==> v24 <==
## main
module main(
    input wire clk,
    input wire rst,
    input wire [3:0] sensor,
    input wire [2:0] sw,
    output wire [1:0] servo
    );
wire [7:0] Servo_R;
wire [7:0] Servo_L;
wire clk_40MHz;
wire clk_1KHz;
wire clk_100MHz;
wire tick_40MHz;
wire tick_1KHz;
wire [10:0] pid_output, position;
servo_handler my_servo (
    .clk(clk_100MHz),
    .en(tick_1KHz),
    .rst(rst),
    .servo_l(Servo_L),
    .servo_r(Servo_R),
    .pid_output(pid_output)
);       
servo_to_PWM my_PWM(
    .clk(clk_100MHz),
    .rst(rst),
    .servo_L(Servo_L),
    .servo_R(Servo_R),
    .PWM_L(servo[0]),
    .PWM_R(servo[1])
);
clock_managment_unit my_clk(
.clk(clk),
.rst(rst),
.clk_100MHz(clk_100MHz),
.clk_40MHz(clk_40MHz),
.clk_1KHz(clk_1KHz),
.tick_40MHz(tick_40MHz),
.tick_1KHz(tick_1KHz)
);
pid my_pid(
    .kp_sw(sw[0]),
    .ki_sw(sw[1]),
    .kd_sw(sw[2]),
    .clk(clk_100MHz),
    .en(tick_40MHz),
    .rst(rst),
    .position(position),
    .pid_output(pid_output)
);
sensor_handler my_sensors(
    .clk(clk_100MHz),
    .rst(rst),
    .sensors(sensor),
    .position(position)
);
endmodule
make LEC_CHECK=0 ABC_AREA=1 CAP_MARGIN=20 CORE_MARGIN=2 CORE_UTILIZATION=72 CTS_CLUSTER_DIAMETER=254 CTS_CLUSTER_SIZE=98 SLEW_MARGIN=20 TNS_END_PERCENT=10 finish   # period 7.94 ns
run.sh (not shown) runs the stock make flow with config.mk's settings and CLKGATE_MAP_FILE=.
==> v25: changes against v24 <==
--- a/flow/config.mk
+++ b/flow/config.mk
@@ -7,3 +7,3 @@
 export LEC_CHECK = 0
-export ABC_AREA = 1
+export ABC_AREA = 0
 export CAP_MARGIN = 20
@@ -11,5 +11,4 @@
 export CORE_UTILIZATION = 72
-export CTS_CLUSTER_DIAMETER = 254
+export CTS_CLUSTER_DIAMETER = 336
 export CTS_CLUSTER_SIZE = 98
 export SLEW_MARGIN = 20
-export TNS_END_PERCENT = 10
==> flow/constraint.sdc (replaced) <==
create_clock -name core_clock -period 6.59 [get_ports {clk}]
set_input_delay 1.3180 -clock core_clock [delete_from_list [all_inputs] [get_ports {clk}]]
set_output_delay 1.3180 -clock core_clock [all_outputs]
set_load 0.01 [all_outputs]
==> v27: changes against v24 <==
==> flow/config.mk (replaced) <==
export PLATFORM = sky130hd
export DESIGN_NAME = main
export DESIGN_NICKNAME = main
export VERILOG_FILES = /design/flow/design.v
export SDC_FILE = /design/flow/constraint.sdc
export NUM_CORES = 4
export LEC_CHECK = 0
export CAP_MARGIN = 20
export CORE_MARGIN = 2
export CORE_UTILIZATION = 61
export SLEW_MARGIN = 20
==> flow/constraint.sdc (replaced) <==
create_clock -name core_clock -period 10.9 [get_ports {clk}]
set_input_delay 2.1800 -clock core_clock [delete_from_list [all_inputs] [get_ports {clk}]]
set_output_delay 2.1800 -clock core_clock [all_outputs]
set_load 0.01 [all_outputs]
==> GITHUB_STEP_SUMMARY <==
## Synthesis and layout report

| Metric | Value |
|---|---|
| Adder Share, Synth | 15.0% |
| Num rows | 54 |
| Status | complete, but fails checks |
| Worst Slack Setup Final | -3.18 ns |
| Final setup fails | 11 |
| Failed Checks | setup timing |
[end of results for v24]
==> GITHUB_STEP_SUMMARY <==
## Synthesis and layout report

| Metric | Value |
|---|---|
| Final setup fails | 11 |
| Syn Area/Cell | roughly 7.9 um2 |
| Failed Checks | setup timing |
| Worst Slack Setup Final | -0.917 ns |
| Status | complete, but fails checks |
| Worst hold-check slack | approximately 0.46 ns |
| Adder Share, Synth | between 10 and 15% |
| Num rows | roughly 60 |
[end of results for v27]
==> GITHUB_STEP_SUMMARY <==
### Flow metrics

| Metric | Value |
|---|---|
| First Err | [ERROR GRT-0116] Global routing finished with congestion. Check the congestion regions in the DRC Viewer. |
| Status | did not finish |
| Num CTS Buffers | 17 |
| Last stage reached | 5_1_grt |
| Adder Share, Synth | 14.7% |
[end of results for v25]

* * *

==> inputs of 09-01 <==
main again, from the RTL that the note above started with.
export LEC_CHECK = 0
export ABC_AREA = 1
export CAP_MARGIN = 35
export CORE_ASPECT_RATIO = 0.8
export CORE_MARGIN = 2
export CORE_UTILIZATION = 18
export CTS_CLUSTER_DIAMETER = 130
export CTS_CLUSTER_SIZE = 100
export HOLD_SLACK_MARGIN = -0.0
export MAX_ROUTING_LAYER = met5
export PLACE_DENSITY_LB_ADDON = 0.27
export SETUP_SLACK_MARGIN = -1.06
export SLEW_MARGIN = 20
export TNS_END_PERCENT = 55
create_clock -name core_clock -period 10.7 [get_ports {clk}]
==> 10-05 (differences from 09-01) <==
==> flow/config.mk (replaced) <==
export PLATFORM = sky130hd
export DESIGN_NAME = main
export DESIGN_NICKNAME = main
export VERILOG_FILES = /design/flow/design.v
export SDC_FILE = /design/flow/constraint.sdc
export NUM_CORES = 4
export LEC_CHECK = 0
export CAP_MARGIN = 20
export CORE_MARGIN = 2
export CORE_UTILIZATION = 46
export SLEW_MARGIN = 20
==> flow/constraint.sdc (replaced) <==
create_clock -name core_clock -period 7.18 [get_ports {clk}]
set_input_delay 1.4360 -clock core_clock [delete_from_list [all_inputs] [get_ports {clk}]]
set_output_delay 1.4360 -clock core_clock [all_outputs]
set_load 0.01 [all_outputs]
==> impl_metrics.ini <==
; yosys + openroad results
[status]
violations = negative setup slack
status = complete, but fails checks

[cts]
post-cts-setup-buffer-count = 35
post_cts.resized_instances = 112

[yosys]
topCellsByArea = dfxtp_1 21%, ha_1 12%, xnor2_1 5.4%, a21oi_1 5.1%, nand2_1 4.8%

[layout]
logic_area_um2 = 13740
nNonClkInverters = 105

[sta]
setup_viol = 11
postLayoutSetupSlackWorst_ns = -4.663

[global_routing]
gr-usage-all-layers = 0.2558

[route]
via_count = 17220

[worst_setup_path]
regToRegSetupSlack_ns = -4.66
the above is filed under 10-05

==> impl_metrics.ini <==
; yosys + openroad results
[status]
status = complete, but fails checks
violations = negative setup slack

[cts]
post_cts.resized_instances = 1
post-cts-setup-buffer-count = 0

[yosys]
topCellsByArea = dfxtp_1 22%, nand2_1 13%, ha_1 12%, inv_1 8.2%, nand3_1 6.4%

[global_routing]
gr-usage-all-layers = 0.09561

[layout]
logic_area_um2 = 11600
nNonClkInverters = 379

[sta]
setup_viol = 4
postLayoutSetupSlackWorst_ns = -0.2127
the above is filed under 09-01


* * *

==> 02-20: inputs <==
main again, from the RTL that the note above started with.
make LEC_CHECK=0 ABC_AREA=1 CAP_MARGIN=20 CORE_MARGIN=2 CORE_UTILIZATION=72 CTS_CLUSTER_SIZE=81 HOLD_SLACK_MARGIN=0.28 PLACE_DENSITY_LB_ADDON=0.03 SETUP_SLACK_MARGIN=-0.6 SLEW_MARGIN=20 TNS_END_PERCENT=5 finish   # period 8.23 ns
==> inputs of 03-12, as changes to 02-20 <==
==> flow/config.mk (replaced) <==
export PLATFORM = sky130hd
export DESIGN_NAME = main
export DESIGN_NICKNAME = main
export VERILOG_FILES = /design/flow/design.v
export SDC_FILE = /design/flow/constraint.sdc
export NUM_CORES = 4
export LEC_CHECK = 0
export ABC_AREA = 1
export CAP_MARGIN = 20
export CORE_ASPECT_RATIO = 1.39
export CORE_MARGIN = 2
export CORE_UTILIZATION = 72
export CTS_CLUSTER_SIZE = 79
export HOLD_SLACK_MARGIN = -0.08
export PLACE_DENSITY_LB_ADDON = 0.01
export SLEW_MARGIN = 20
export TNS_END_PERCENT = 5
==> flow/constraint.sdc (replaced) <==
create_clock -name core_clock -period 11.0 [get_ports {clk}]
set_input_delay 2.2000 -clock core_clock [delete_from_list [all_inputs] [get_ports {clk}]]
set_output_delay 2.2000 -clock core_clock [all_outputs]
set_load 0.01 [all_outputs]
==> inputs of 05-03, as changes to 02-20 <==
==> flow/config.mk (replaced) <==
export PLATFORM = sky130hd
export DESIGN_NAME = main
export DESIGN_NICKNAME = main
export VERILOG_FILES = /design/flow/design.v
export SDC_FILE = /design/flow/constraint.sdc
export NUM_CORES = 4
export LEC_CHECK = 0
export CAP_MARGIN = 20
export CORE_MARGIN = 2
export CORE_UTILIZATION = 61
export CTS_CLUSTER_DIAMETER = 65
export SLEW_MARGIN = 20
export TNS_END_PERCENT = 5
==> flow/constraint.sdc (replaced) <==
create_clock -name core_clock -period 7.57 [get_ports {clk}]
set_input_delay 1.5140 -clock core_clock [delete_from_list [all_inputs] [get_ports {clk}]]
set_output_delay 1.5140 -clock core_clock [all_outputs]
set_load 0.01 [all_outputs]
==> inputs of 07-22, as changes to 02-20 <==
==> flow/config.mk (replaced) <==
export PLATFORM = sky130hd
export DESIGN_NAME = main
export DESIGN_NICKNAME = main
export VERILOG_FILES = /design/flow/design.v
export SDC_FILE = /design/flow/constraint.sdc
export NUM_CORES = 4
export LEC_CHECK = 0
export CAP_MARGIN = 20
export CORE_MARGIN = 2
export CORE_UTILIZATION = 35
export SLEW_MARGIN = 20
==> flow/constraint.sdc (replaced) <==
create_clock -name core_clock -period 13.5 [get_ports {clk}]
set_input_delay 2.7000 -clock core_clock [delete_from_list [all_inputs] [get_ports {clk}]]
set_output_delay 2.7000 -clock core_clock [all_outputs]
set_load 0.01 [all_outputs]
==> qor summary <==
metric                                                          05-03                    07-22                   02-20                     03-12
Outcome                                      finished with violations  complete, no violations  stopped before the end  finished with violations
Failing step                                                        -                        -          global routing                         -
Violated checks                                          setup timing                        -                       -              setup timing
Final WS setup                                               -4530 ps                   748 ps                       -                   -233 ps
Non-clock buffer share of cell area                             16.5%                    3.58%                       -                     7.84%
Initial Utilization                                             61.8%                    35.5%                   73.7%                     73.2%
Logic area                                               13,300 sq um             12,700 sq um                       -              11,300 sq um
Horiz. Die Dim                                            169 microns              222 microns             154 microns               131 microns
CTS clk-pin slew, worst paths                                   70 ps                    70 ps                       -                     70 ps
Max incr delay on CP                                           590 ps                   550 ps                       -                    480 ps
DRC violation count after routing                                   0                        0                       -                         0
Sequential cell area share                                      16.2%                    18.9%                       -                     18.9%
CP max stage cell                              sky130_fd_sc_hd__or4_4   sky130_fd_sc_hd__or4_4                       -     sky130_fd_sc_hd__fa_1
Number of clock buffers in the layout                              18                       17                       -                        17
Die Span Y                                                169 microns              222 microns             154 microns               180 microns
TritonCTS clock tree                                             done                     done                       -                      done
Top cell type's share of synthesized area                       21.3%                    21.3%                   21.8%                     21.8%
Class of the most critical hold timing path                   reg2reg                  reg2reg                       -                   reg2reg
Total wire length                                      51,400 microns           43,300 microns                       -            43,400 microns
